==> flow/design.v (excerpt) <==
module AHB2CAN_top
(
	input logic HCLK, HRESETn, HWRITE, HSEL,
	input logic [31:0] HADDR, HWDATA,
	input logic [1:0] HTRANS,
	input logic [2:0] HBURST, HSIZE,
	output logic [31:0] HRDATA,
	output logic HRESP, HREADYOUT,
	input logic rx_data,
	output logic tx_data
);
For scale: roughly 6700 cells after synthesis, roughly 750 flip-flops, roughly 0.043 mm² of cells after synthesis.
clock: 7.31 ns
lec_check: 0
abc_area: 1
cap_margin: 20
cell_pad_in_sites_global_placement: 2
core_margin: 2
core_utilization: 19
cts_cluster_size: 44
gpl_routability_driven: 1
setup_slack_margin: -0.6
slew_margin: 15
tns_end_percent: 75
run.sh (not shown) runs the stock make flow with config.mk's settings and CLKGATE_MAP_FILE=.
Change:
ABC_AREA = unset   (was 1)
CELL_PAD_IN_SITES_GLOBAL_PLACEMENT = unset   (was 2)
CORE_UTILIZATION = 10   (was 19)
CTS_CLUSTER_SIZE = unset   (was 44)
GPL_ROUTABILITY_DRIVEN = unset   (was 1)
SETUP_SLACK_MARGIN = unset   (was -0.6)
SLEW_MARGIN = 20   (was 15)
TNS_END_PERCENT = unset   (was 75)
clock period = 15.3 ns   (was 7.31 ns; I/O delays follow)
After rerunning: Non-clock buffer count decreases by 68. Power falls by well over a third. Clock skew went up by 0.033 ns.

* * *

## job 891
Starting RTL as in the previous note.
clock: 4.94 ns
lec_check: 0
cap_margin: 5
cell_pad_in_sites_detail_placement: 0
cell_pad_in_sites_global_placement: 0
core_margin: 2
core_utilization: 72
cts_cluster_diameter: 38
cts_cluster_size: 86
max_routing_layer: met4
place_density: 0.37
setup_slack_margin: 1.41
slew_margin: 20
The inputs of job 1700 differ from those of job 891 as listed below.
Settings: clearing PLACE_DENSITY, which used to be 0.37; clearing CELL_PAD_IN_SITES_GLOBAL_PLACEMENT, which used to be 0; putting PLACE_DENSITY_LB_ADDON at 0.29 where nothing was set; swapping 5 for 20 in CAP_MARGIN; swapping 38 for 100 in CTS_CLUSTER_DIAMETER; swapping 1.41 for 0.69 in SETUP_SLACK_MARGIN; swapping 86 for 14 in CTS_CLUSTER_SIZE; clearing MAX_ROUTING_LAYER, which used to be met4; clearing CELL_PAD_IN_SITES_DETAIL_PLACEMENT, which used to be 0.
Results
In job 1700 the implementation completed, yet the final layout does not meet the checks, the culprit being setup timing. Area occupied by registers across job 1700 and job 891: no real change. Relative to job 891, sequential share of layout area increased by 4.3 points in job 1700. Going from job 891 to job 1700, non-clock buffer contribution to total cell area shows a reduction of 1.8 points; overall power consumption shows a reduction of 3.1 mW. Tally of non-filler cells in the final layout: job 1700 and job 891 compared, lower one is job 1700. When job 1700 is set beside job 891, its global routing usage on met1 turns out to be 7.0 points smaller. The setup slack of job 1700 is smaller than that of job 891. The initial antenna violation count in job 1700 was lower than what job 891 gave. Between job 1700 and job 891, the area growth from synthesis to layout is lower for job 1700. Layout buffer count excluding clock buffers (job 891 / job 1700): 1.5. Core utilization: job 1700 lower than job 891.
Input changes introduced in job 144 (baseline for comparison: job 1700):
Settings: CORE_UTILIZATION now 70, was 72; PLACE_DENSITY_LB_ADDON no longer set, was 0.29; CTS_CLUSTER_SIZE no longer set, was 14.
Results
- Summary of job 144 and job 1700: one run falls short of a clean finish, namely job 1700.
- Of the two values seen for top layer reached by signal wires, met4 was produced by job 1700 and met5 by job 144.
- Total power: job 144 above job 1700
- Total CTS buffers was lower in the run labelled job 1700.
- First-pass GRT wire length on job 144 is ahead of job 1700.
- Taking job 1700 as the reference point, the clock skew after layout of job 144 falls by 0.0047 ns.
- Delta(number of endpoints failing setup at the final stage, job 144 - job 1700) < 0
For job 1385, these inputs were changed with respect to job 144:
Settings: clearing SETUP_SLACK_MARGIN, which used to be 0.69; clearing CTS_CLUSTER_DIAMETER, which used to be 100; swapping 70 for 40 in CORE_UTILIZATION; swapping 4.94 for 8.89 in the clock period (ns, I/O delays scaled along).
Measured against each other, job 1385 and job 144 differ in worst slack at placement, the higher figure coming from job 1385. In terms of footprint of the flip-flops and latches, job 144 and job 1385 differ only marginally. Between job 144 and job 1385, the fraction of power consumed by combinational cells does not differ in any meaningful way.
Modified inputs, job 4988 compared to job 1385
Settings: SETUP_SLACK_MARGIN: unset -> 0.72; PLACE_DENSITY: unset -> 0.66; CORE_UTILIZATION: 40 -> 72; the clock period (ns, I/O delays scaled along): 8.89 -> 4.95.
--- outcome ---
Count of vias placed by the detailed router for job 4988 is higher than for job 1385.
Wire length of the first global-routing pass for job 4988: 0.91% down relative to job 1385
On largest voltage drop on the vdd net, job 4988 does worse than job 1385.
sky130_fd_sc_hd__clkdlybuf4s50_1 as the cell at the slowest stage of the critical path was reported by job 1385, and sky130_fd_sc_hd__dfxtp_2 by job 4988.
Routed wire in job 4988 totals less than in job 1385.
Here is what was changed in the inputs of job 8647 compared with job 4988.
Settings: swapping 72 for 40 in CORE_UTILIZATION; clearing PLACE_DENSITY, which used to be 0.66; clearing SETUP_SLACK_MARGIN, which used to be 0.72; swapping 4.95 for 5.11 in the clock period (ns, I/O delays scaled along).
Findings:
Job 8647 | stages: all done | timing, DRC, antenna: all pass
Job 8647 has TritonCTS buffer count above what job 4988 had.
Setup WNS job 4988 -> job 8647: worse
Going from job 4988 to job 8647, the hold slack was found to have gone down by 0.016 ns.
In the reports for job 8647 and job 4988, the smaller total die area belongs to job 4988.
On total power, the lower figure sits with job 4988, not job 8647.
Internal portion of total power | job 8647 above job 4988
Summary: with job 4988 as the reference, cell area in job 8647 moved up slightly.
Job 8647 drops fewer vias than job 4988.

* * *

== alpha ==
AHB2CAN_top again, from the RTL that the note above started with.
Design AHB2CAN_top, start of the top module:
module AHB2CAN_top
(
	input logic HCLK, HRESETn, HWRITE, HSEL,
	input logic [31:0] HADDR, HWDATA,
	input logic [1:0] HTRANS,
	input logic [2:0] HBURST, HSIZE,
	output logic [31:0] HRDATA,
	output logic HRESP, HREADYOUT,
	input logic rx_data,
	output logic tx_data
);
clock: 8.89 ns
lec_check: 0
cap_margin: 20
core_margin: 2
core_utilization: 72
slew_margin: 20
alpha went all the way through synthesis, placement and routing and the layout is clean on timing, DRC and antenna.
What beta does differently from alpha at the input level:
- a change of CORE_UTILIZATION from 72 to 61
- a change of the clock period (ns, I/O delays scaled along) from 8.89 to 4.95
[summary]
Summary of beta over alpha: number of tap instances rose 87; relative slew slack about even; remaining antenna violation count about even.
Timing, DRC, antenna: 0 failures across alpha and beta
diff inputs: beta => gamma
- an added SETUP_SLACK_MARGIN of -0.07
- a change of CORE_UTILIZATION from 61 to 40
- a change of the clock period (ns, I/O delays scaled along) from 4.95 to 8.89
Findings:
Looking at first-iteration DRC count, gamma sits above beta.
Status: fraction of power consumed by combinational cells parity (beta, gamma)
Taking beta as the reference, in gamma count of placed standard cells in the final layout, fillers left out increased about 10%; part of the total power dissipated in the clock network climbed 1.8 points.
Summary: with beta as the reference, post-layout total power in gamma moved down by more than a quarter.
Changes observed in gamma relative to beta: post-route worst setup slack picked up an extra 670 ps; met3 routed wirelength saw an increase.
Compared with beta, gamma degrades total wire length.
Length in cells of the worst reg-to-reg path ends up lower on beta.
Modified inputs, delta compared to gamma
- CORE_UTILIZATION changed from 40 to 61
- SETUP_SLACK_MARGIN removed (was -0.07)
- the clock period (ns, I/O delays scaled along) changed from 8.89 to 4.94
==> results <==
delta: post-cts resize count higher than gamma
met2 demand-to-capacity share in global routing was higher in delta than in gamma.
Comparing delta and gamma, routing usage on met3 is lower on gamma.
Changes observed in delta relative to gamma: switching power total went up by about 70%, wire length went down by about 4%, final core utilization went up by 24 points.
diff inputs: delta => epsilon
- changing CORE_UTILIZATION from 61 to 40
- changing the clock period (ns, I/O delays scaled along) from 4.94 to 10.0
Findings:
Taking delta as the reference point, the width of the die of epsilon rises by about 23%.
Relative area change from synthesis to final layout ended up 0.62 points higher on epsilon than on delta.
Reported for delta and epsilon, total overflow reported by the global router turned out identical to the last digit.
epsilon vs delta — sequential power dropped by more than half
For cell count after placement, dividing the value from epsilon by the value from delta gives 1.10.
epsilon: total global routing track utilization is 10 points lower than what delta reported.
Total power: epsilon below delta
Of epsilon and delta, it is epsilon that has the higher initial antenna violation count.
delta and epsilon ended up with nearly the same clock transition time at the flip-flop clock pins of the worst setup and hold paths.
Number of inserted filler cells in the final layout sits higher in epsilon than in delta.
Power is estimated from default activity; no workload was simulated.
